==> 01-15: inputs <==
Design SP_wocg, start of the top module:
module SP_wocg(
	clk,
	rst_n,
	in_valid,
	in_data,
	in_mode,
	out_valid,
	out_data
);
input clk, rst_n, in_valid;
input [2:0] in_mode;
input [8:0] in_data;
output reg out_valid;
output reg [8:0] out_data;
genvar idx;
integer i;
localparam IDLE = 4'b0000;
localparam INV  = 4'b0001;
localparam MUL  = 4'b0010;
localparam SORT = 4'b0100;
localparam SUM  = 4'b1000;
reg [3:0] cur_state,next_state;
reg [4:0] cnt;
reg [2:0] cnt_data;
reg [8:0] data_temp;
reg [10:0] data_sum [0:5]; 
reg [2:0] mode_r;
wire idle_state = cur_state == IDLE;
wire inv_in_valid  = cur_state[0] && cnt < 6;
wire mul_in_valid  = cur_state[1] && cnt < 6;
wire sort_in_valid = cur_state[2] && cnt < 6;
wire sum_in_valid  = cur_state[3] && cnt < 6;
wire inv_out_valid,mul_out_valid,sort_out_valid;
wire [8:0] inv_out_data,mul_out_data,sort_out_data;
wire [8:0] sum_mod_out_w;   
wire inv_done  = cur_state[0] && cnt == 'd18;
  ...
Settings: LEC_CHECK=0, ABC_AREA=1, CAP_MARGIN=10, CELL_PAD_IN_SITES_GLOBAL_PLACEMENT=0, CORE_MARGIN=2, CORE_UTILIZATION=72, CTS_CLUSTER_DIAMETER=188, CTS_CLUSTER_SIZE=80, HOLD_SLACK_MARGIN=0.3, PLACE_DENSITY_LB_ADDON=0.2, SETUP_SLACK_MARGIN=1.23, SLEW_MARGIN=20, SYNTH_MEMORY_MAX_BITS=16384; clock period 5.07 ns.
run.sh (not shown) runs the stock make flow with config.mk's settings and CLKGATE_MAP_FILE=.
==> 01-28 (differences from 01-15) <==
==> flow/config.mk (replaced) <==
export PLATFORM = sky130hd
export DESIGN_NAME = SP_wocg
export DESIGN_NICKNAME = SP_wocg
export VERILOG_FILES = /design/flow/design.v
export SDC_FILE = /design/flow/constraint.sdc
export NUM_CORES = 4
export LEC_CHECK = 0
export CAP_MARGIN = 20
export CORE_MARGIN = 2
export CORE_UTILIZATION = 72
export SLEW_MARGIN = 20
export SYNTH_MEMORY_MAX_BITS = 16384
==> flow/constraint.sdc (replaced) <==
create_clock -name core_clock -period 6.72 [get_ports {clk}]
set_input_delay 1.3440 -clock core_clock [delete_from_list [all_inputs] [get_ports {clk}]]
set_output_delay 1.3440 -clock core_clock [all_outputs]
set_load 0.01 [all_outputs]
==> comparison table <==
| quantity | 01-28 | 01-15 |
|---|---|---|
| Status | no timing/DRC/antenna violations | did not finish |
| Stage where the flow stopped | - | 5_1_grt |
| Adder Area Share | 25.1% | 24.9% |
| Count of buffers added by post-CTS timing repair for setup | 0 | 126 |
| Dominant cell area share | 21.8% | 21.7% |
| Number of nets produced by synthesis | 7824 | 9407 |
| Post-Synth AOI/OAI Area | 20.7% | 13.9% |
| Core utilization before placement | 72.7% | 72.9% |
| Parity-gate share of the synthesized area counting xor and xnor cells | 4.26% | 4.30% |
| Chip Area, Yosys | 0.0597 sq mm | 0.0601 sq mm |
| Mean instance size in the synthesized netlist | 8.70 sq um | 7.11 sq um |
| Synth cell types | 122 | 69 |
| Chip height | 292 um | 293 um |
| Post-placement worst setup slack | 0.0172 ns | -0.774 ns |
| Depth of the CTS H-tree | 2 | 1 |
| Global placement routability congestion | 1.00 | 1.01 |
| Area of the placeable core | 0.0821 sq mm | 0.0824 sq mm |
| Die Footprint | 0.0853 sq mm | 0.0857 sq mm |
| Mux share of post-synthesis cell area | 6.45% | 0.0688% |
| Simple-gate share of the synthesized area | 15.2% | 23.8% |
| Post-cts gate resize count | 0 | 421 |
| Total instance count after detailed placement | 7863 | 10117 |
| Post-detail-place hpwl | 135000 um | 153000 um |

==> job 9858 <==
Starting RTL as in the previous note.
Settings: LEC_CHECK=0, ABC_AREA=0, CAP_MARGIN=10, CELL_PAD_IN_SITES_DETAIL_PLACEMENT=2, CELL_PAD_IN_SITES_GLOBAL_PLACEMENT=3, CORE_ASPECT_RATIO=0.66, CORE_MARGIN=7, CORE_UTILIZATION=37, CTS_CLUSTER_DIAMETER=276, MAX_ROUTING_LAYER=met4, PLACE_DENSITY_LB_ADDON=0.12, SETUP_SLACK_MARGIN=-0.04, SLEW_MARGIN=20, SYNTH_MEMORY_MAX_BITS=16384, TNS_END_PERCENT=20; clock period 6.64 ns.
==> job 4382: changes against job 9858 <==
==> flow/config.mk (replaced) <==
export PLATFORM = sky130hd
export DESIGN_NAME = SP_wocg
export DESIGN_NICKNAME = SP_wocg
export VERILOG_FILES = /design/flow/design.v
export SDC_FILE = /design/flow/constraint.sdc
export NUM_CORES = 4
export LEC_CHECK = 0
export ABC_AREA = 1
export CAP_MARGIN = 20
export CORE_MARGIN = 2
export CORE_UTILIZATION = 72
export SLEW_MARGIN = 20
export SYNTH_MEMORY_MAX_BITS = 16384
==> flow/constraint.sdc (replaced) <==
create_clock -name core_clock -period 5.25 [get_ports {clk}]
set_input_delay 1.0500 -clock core_clock [delete_from_list [all_inputs] [get_ports {clk}]]
set_output_delay 1.0500 -clock core_clock [all_outputs]
set_load 0.01 [all_outputs]
==> job 5869: changes against job 9858 <==
==> flow/config.mk (replaced) <==
export PLATFORM = sky130hd
export DESIGN_NAME = SP_wocg
export DESIGN_NICKNAME = SP_wocg
export VERILOG_FILES = /design/flow/design.v
export SDC_FILE = /design/flow/constraint.sdc
export NUM_CORES = 4
export LEC_CHECK = 0
export CAP_MARGIN = 10
export CELL_PAD_IN_SITES_GLOBAL_PLACEMENT = 1
export CORE_MARGIN = 2
export CORE_UTILIZATION = 70
export CTS_CLUSTER_SIZE = 34
export PLACE_DENSITY = 0.95
export SETUP_SLACK_MARGIN = 0.97
export SLEW_MARGIN = 20
export SYNTH_MEMORY_MAX_BITS = 16384
==> summary of the runs <==
In job 9858 the die size is higher than in job 5869, by about 100%. Job 4382 stopped in global routing (5_1_grt). Job 9858 completed without violations. Job 5869 stopped in global placement without I/O (3_1_place_gp_skip_io) on GPL-0301. Area after synthesis is the same in job 9858 and job 5869. Synthesized cell count is the same in job 5869 and job 9858.
